==> inputs of v21 <==
==> flow/design.v <==
`timescale 1ns/1ps
module master_ahb(
  input  logic        clk_master,
  input  logic        rst_master,
  input  logic        HREADY,          
  input  logic [31:0] HRDATA,          
  input  logic [31:0] data_top,
  input  logic        write_top,       
  input  logic [3:0]  beat_length,     
  input  logic        enb,             
  input  logic [31:0] addr_top,
  input  logic        wrap_enb,        
  output logic [31:0] HADDR,
  output logic        HWRITE,
  output logic [2:0]  HSIZE,
  output logic [31:0] HWDATA,
  output logic [2:0]  HBURST,
  output logic [1:0]  HTRANS,
  output logic fifo_empty,
  output logic fifo_full
);
  typedef enum logic [2:0] {
    S_IDLE                = 3'b000,
    S_WRITE_ADDR          = 3'b001,
    S_WRITE_DATA          = 3'b010
  } state_t;
  state_t present_state, next_state;
  logic [31:0] addr_internal;
  logic [3:0]  count;         
  logic [3:0]  wr_ptr;
  logic [3:0]  rd_ptr;
  localparam int MEM_DEPTH = 16;
  logic [31:0] mem [0:MEM_DEPTH-1];
  logic next_HWRITE;
  logic [2:0] next_HSIZE;                
  logic [31:0] next_HWDATA;
  logic [2:0] next_HBURST;
  logic [1:0] next_HTRANS;
  logic [4:0] fifo_count;  
  logic push, pop;
  assign push = write_top && (fifo_count < MEM_DEPTH);
  assign pop  = (present_state == S_WRITE_DATA) && HREADY &&
                (HBURST == 3'b011 || HBURST == 3'b000) && (fifo_count > 0);
  assign fifo_empty = (fifo_count == 0);
  assign fifo_full  = (fifo_count >= MEM_DEPTH-1);  
  always_ff @(posedge clk_master or posedge rst_master) begin
    if (rst_master) begin
      wr_ptr        <= 4'd0;
      rd_ptr        <= 4'd0;
      addr_internal <= 32'h0;
      count         <= 4'd0;
      present_state <= S_IDLE;
      HWRITE        <= 1'b0;
      HSIZE         <= 3'b010;
      HWDATA        <= 32'h0;
      HBURST        <= 3'b000;
      HTRANS        <= 2'b00;
      fifo_count    <= 5'd0;
      for (int i = 0; i < MEM_DEPTH; i = i + 1) mem[i] <= 32'h0;
    end else begin
      if (push) begin
        mem[wr_ptr] <= data_top;
        wr_ptr <= wr_ptr + 1'b1;
      end
      if (pop) begin
        rd_ptr <= rd_ptr + 1'b1;
      end
      if (push && !pop)
        fifo_count <= fifo_count + 1'b1;
      else if (pop && !push)
        fifo_count <= fifo_count - 1'b1;
      present_state <= next_state;
      HWRITE <= next_HWRITE;
      HSIZE  <= next_HSIZE;
      HWDATA <= next_HWDATA;
      HBURST <= next_HBURST;
      HTRANS <= next_HTRANS;
      if (present_state == S_IDLE && next_state == S_WRITE_ADDR) begin
        addr_internal <= addr_top;
        count <= 4'd0;
      end
      if (present_state == S_WRITE_DATA && HREADY) begin
        if (HBURST == 3'b011) begin  
          count <= count + 1'b1;
          if (!wrap_enb) begin
            addr_internal <= addr_internal + 32'h4;
          end else begin
            if (addr_internal[3:0] == 4'hC)  
              addr_internal <= addr_internal - 32'hC;  
            else
              addr_internal <= addr_internal + 32'h4;
          end
        end else if (HBURST == 3'b000) begin  
          count <= 4'd0;  
        end
      end
    end
  end
  always_comb begin
    next_state    = present_state;
    next_HWRITE   = 1'b0;
    next_HSIZE    = 3'b010;
    next_HWDATA   = 32'h0;                 
    next_HBURST   = 3'b000;
    next_HTRANS   = 2'b00;
    case (present_state)
      S_IDLE: begin
        if (enb && HREADY && (fifo_count > 0)) begin
          if (beat_length == 1 && !wrap_enb) begin
            next_HWRITE = 1'b1;
            next_HBURST = 3'b000;  
            next_state = S_WRITE_ADDR;
          end else if (beat_length == 4) begin
            next_HWRITE = 1'b1;
            next_HBURST = 3'b011;  
            next_state = S_WRITE_ADDR;
          end
        end
      end
      S_WRITE_ADDR: begin
        next_HWRITE = 1'b1;
        next_HSIZE  = 3'b010;   
        next_HBURST = HBURST;   
        next_HTRANS = 2'b10;    
        next_state = S_WRITE_DATA;
      end
      S_WRITE_DATA: begin
        next_HWRITE = 1'b1;
        next_HSIZE  = 3'b010;
        next_HBURST = HBURST;   
        if (HBURST == 3'b000) begin
          if (fifo_count > 0)
            next_HWDATA = mem[rd_ptr];   
          else
            next_HWDATA = data_top;
          next_HTRANS = 2'b10;
          if (HREADY) next_state = S_IDLE;
        end
        else if (HBURST == 3'b011) begin
          if (fifo_count > 0) begin
            next_HWDATA = mem[rd_ptr];
          end else begin
            next_HWDATA = 32'h0;  
          end
          next_HTRANS = 2'b11;  
          if ((count == 4'd3) && HREADY) next_state = S_IDLE;
        end
      end
      default: next_state = S_IDLE;
    endcase
  end
  assign HADDR = addr_internal;
endmodule
==> flow/run.sh <==
#!/bin/bash
# the make line also repeats each setting of config.mk as NAME=value (left out here)
make -C /OpenROAD-flow-scripts/flow DESIGN_CONFIG=/design/flow/config.mk WORK_HOME=/design/flow/orfs CLKGATE_MAP_FILE= finish
==> flow/config.mk <==
export PLATFORM = sky130hd
export DESIGN_NAME = master_ahb
export DESIGN_NICKNAME = master_ahb
export VERILOG_FILES = /design/flow/design.v
export SDC_FILE = /design/flow/constraint.sdc
export NUM_CORES = 4
export LEC_CHECK = 0
export CAP_MARGIN = 0
export CELL_PAD_IN_SITES_DETAIL_PLACEMENT = 0
export CORE_MARGIN = 2
export CORE_UTILIZATION = 66
export MAX_ROUTING_LAYER = met5
export SETUP_SLACK_MARGIN = -0.12
export SLEW_MARGIN = 30
export TNS_END_PERCENT = 100
==> flow/constraint.sdc <==
create_clock -name core_clock -period 2.13 [get_ports {clk_master}]
set_input_delay 0.4260 -clock core_clock [delete_from_list [all_inputs] [get_ports {clk_master}]]
set_output_delay 0.4260 -clock core_clock [all_outputs]
set_load 0.01 [all_outputs]
==> v19 (differences from v21) <==
Settings changed: ABC_AREA set to 1, CAP_MARGIN 0 to 20, CELL_PAD_IN_SITES_DETAIL_PLACEMENT 0 to unset, CELL_PAD_IN_SITES_GLOBAL_PLACEMENT set to 3, CORE_MARGIN 2 to 5, CORE_UTILIZATION 66 to 40, CTS_CLUSTER_SIZE set to 86, GPL_ROUTABILITY_DRIVEN set to 1, GPL_TIMING_DRIVEN set to 0, HOLD_SLACK_MARGIN set to 0.02, MAX_ROUTING_LAYER met5 to unset, MIN_ROUTING_LAYER set to met2, PLACE_DENSITY_LB_ADDON set to 0.14, SETUP_SLACK_MARGIN -0.12 to 0.64, SLEW_MARGIN 30 to 20, TNS_END_PERCENT 100 to 85.
==> flow/constraint.sdc (replaced) <==
create_clock -name core_clock -period 3.79 [get_ports {clk_master}]
set_input_delay 0.7580 -clock core_clock [delete_from_list [all_inputs] [get_ports {clk_master}]]
set_output_delay 0.7580 -clock core_clock [all_outputs]
set_load 0.01 [all_outputs]
==> v5 (differences from v21) <==
Settings changed: CAP_MARGIN 0 to 20, CELL_PAD_IN_SITES_DETAIL_PLACEMENT 0 to unset, CORE_UTILIZATION 66 to 71, MAX_ROUTING_LAYER met5 to unset, SETUP_SLACK_MARGIN -0.12 to unset, SLEW_MARGIN 30 to 20, TNS_END_PERCENT 100 to unset.
==> flow/constraint.sdc (replaced) <==
create_clock -name core_clock -period 3.58 [get_ports {clk_master}]
set_input_delay 0.7160 -clock core_clock [delete_from_list [all_inputs] [get_ports {clk_master}]]
set_output_delay 0.7160 -clock core_clock [all_outputs]
set_load 0.01 [all_outputs]
==> v12 (differences from v21) <==
Settings changed: CAP_MARGIN 0 to 20, CELL_PAD_IN_SITES_DETAIL_PLACEMENT 0 to unset, CORE_UTILIZATION 66 to 21, MAX_ROUTING_LAYER met5 to unset, PLACE_DENSITY set to 0.6, SETUP_SLACK_MARGIN -0.12 to unset, SLEW_MARGIN 30 to 20, TNS_END_PERCENT 100 to unset.
==> flow/constraint.sdc (replaced) <==
create_clock -name core_clock -period 6.69 [get_ports {clk_master}]
set_input_delay 1.3380 -clock core_clock [delete_from_list [all_inputs] [get_ports {clk_master}]]
set_output_delay 1.3380 -clock core_clock [all_outputs]
set_load 0.01 [all_outputs]
==> run notes <==
flow finished, numbers: Clock power frac=0.260, outcome=finished clean, Cell Area, Placed=about 31000 um2, Layout Skew=between 20 and 30 ps, synthesized instance count=around 3600
# the run above: v19

==> run notes <==
flow finished, numbers: Setup CP Type=register to output pin, Cell Area, Placed=30700 um2, synthesized instance count=approximately 2200, # resized after CTS=0, flop share of the area=0.456, Skew-Pair Late Insertion Delay=around 630 ps, Clock power frac=0.316, outcome=finished clean
# the run above: v12

==> run notes <==
flow finished, numbers: outcome=finished clean, hold buffers post-CTS=0, synthesized instance count=around 2200, Layout Skew=about 20 ps, core area=37800 um2, max-slew violation count=0, Clk. pwr=between 6 and 7 mW, Clock power frac=0.296, top-count cell post-synth=dfrtp_1
# the run above: v5

==> run notes <==
flow finished, numbers: Setup violations, final=311, Worst Slack Setup Final=-598 ps, outcome=failed layout checks, Cell Area, Placed=about 32000 um2, Clock power frac=0.283, violated checks=setup timing
# the run above: v21

Power and IR drop assume default switching activity.
